==> branch umber <==
## calc_didactic
module calc_didactic(
        clk,
        rst,
        mem_addr,
        mem_we,
        mem_wdata,
        mem_rdata
    );
Settings: LEC_CHECK=0, CAP_MARGIN=20, CELL_PAD_IN_SITES_DETAIL_PLACEMENT=1, CORE_MARGIN=5, CORE_UTILIZATION=40, CTS_CLUSTER_SIZE=15, SLEW_MARGIN=20; clock period 10.2 ns.
run.sh (not shown) runs the stock make flow with config.mk's settings and CLKGATE_MAP_FILE=.
==> branch sierra (differences from branch umber) <==
Settings changed: CELL_PAD_IN_SITES_DETAIL_PLACEMENT 1 to 0, CELL_PAD_IN_SITES_GLOBAL_PLACEMENT set to 0, CORE_MARGIN 5 to 10, HOLD_SLACK_MARGIN set to 0.17, MIN_ROUTING_LAYER set to met2, SLEW_MARGIN 20 to 40.
==> flow/constraint.sdc (replaced) <==
create_clock -name core_clock -period 13.5 [get_ports {clk}]
set_input_delay 2.7000 -clock core_clock [delete_from_list [all_inputs] [get_ports {clk}]]
set_output_delay 2.7000 -clock core_clock [all_outputs]
set_load 0.01 [all_outputs]
==> results <==
Against branch sierra, the power of branch umber is larger by 32%.
Sequential cell count is the same in branch umber and branch sierra.
Synthesized cell count is the same in branch sierra and branch umber.
Branch umber ran to the end with no violations. Branch sierra finished but fails on DRC.
Against branch umber, the non-clock buffer count of branch sierra is lower by 2.
In branch umber the wire length is lower than in branch sierra, by about 4.3%.
Clock power: branch umber is larger than branch sierra (33%).
Register-to-register slack: branch umber is lower than branch sierra (3.3 ns).
Between branch sierra and branch umber, the lower global-route usage is in branch umber (gap 11 points).
Count of clock-buffer cells in the layout: branch sierra is lower than branch umber (9).
Of branch umber and branch sierra, branch umber has the higher combinational power (gap about 30%, measured against branch sierra).


==> inputs of job 1366 <==
Starting RTL as in the previous note.
## calc_didactic
module calc_didactic(
        clk,
        rst,
        mem_addr,
        mem_we,
        mem_wdata,
        mem_rdata
    );
clock: 5.5 ns
lec_check: 0
abc_area: 1
cap_margin: 20
core_margin: 2
core_utilization: 72
cts_cluster_diameter: 205
cts_cluster_size: 25
max_routing_layer: met4
place_density_lb_addon: 0.05
slew_margin: 20
tns_end_percent: 70
==> job 6138: changes against job 1366 <==
Settings changed: CELL_PAD_IN_SITES_DETAIL_PLACEMENT from default to 2, CORE_ASPECT_RATIO from default to 1.83, CORE_UTILIZATION 72 to 59, CTS_CLUSTER_DIAMETER 205 to default, CTS_CLUSTER_SIZE 25 to default, MAX_ROUTING_LAYER met4 to default, MIN_ROUTING_LAYER from default to met1, PLACE_DENSITY_LB_ADDON 0.05 to 0.29, SETUP_SLACK_MARGIN from default to 2.24, TNS_END_PERCENT 70 to 30.
==> flow/constraint.sdc (replaced) <==
create_clock -name core_clock -period 10.2 [get_ports {clk}]
set_input_delay 2.0400 -clock core_clock [delete_from_list [all_inputs] [get_ports {clk}]]
set_output_delay 2.0400 -clock core_clock [all_outputs]
set_load 0.01 [all_outputs]
==> job 3499: changes against job 1366 <==
Settings changed: CTS_CLUSTER_DIAMETER 205 to 57, CTS_CLUSTER_SIZE 25 to 72, MAX_ROUTING_LAYER met4 to default, PLACE_DENSITY_LB_ADDON 0.05 to 0.19, TNS_END_PERCENT 70 to default.
==> flow/constraint.sdc (replaced) <==
create_clock -name core_clock -period 5.55 [get_ports {clk}]
set_input_delay 1.1100 -clock core_clock [delete_from_list [all_inputs] [get_ports {clk}]]
set_output_delay 1.1100 -clock core_clock [all_outputs]
set_load 0.01 [all_outputs]
==> comparison table <==
                                                                     job 1366                    job 3499                job 6138
Number of instances in the placed design                                 2676                        2656                       -
Area of the die                                                    0.0243 mm²                  0.0243 mm²              0.0296 mm²
Die extent in y                                                        156 µm                      156 µm                  231 µm
Clock Sink Count                                                          239                         239                       -
Num CTS Buffers                                                            13                          20                       -
Total core area                                                    0.0226 mm²                  0.0226 mm²              0.0279 mm²
X dimension of the die                                                 156 µm                      156 µm                  128 µm
Outcome                                                stopped before the end             failed layout checks  stopped before the end
Failing step                                                   global routing                           -      detailed placement
Reasons for failing layout checks                                           -                setup timing                       -
Initial cell density of the core                                        73.4%                       73.4%                   59.5%
Worst setup slack before clock tree synthesis                       -0.137 ns                   -0.145 ns                       -
Total of cells resized after clock tree synthesis                         147                         139                       -
Number of buffers inserted by hold repair at cts                            0                           0                       -
CTS root buf                                       sky130_fd_sc_hd__clkbuf_16  sky130_fd_sc_hd__clkbuf_16                       -
Placed standard-cell area                                          0.0183 mm²                  0.0182 mm²                       -
Post-CTS Setup Repair Bufs                                                 16                          21                       -
Final GP Congestion                                                      1.15                        1.17                    1.08
Detailed-placement wirelength estimate                                43.8 mm                     43.3 mm                       -
Number of buffers on the longest clock path                                 3                           3                       -
Std cell rows                                                              55                          55                      83
Power and IR drop assume default switching activity.
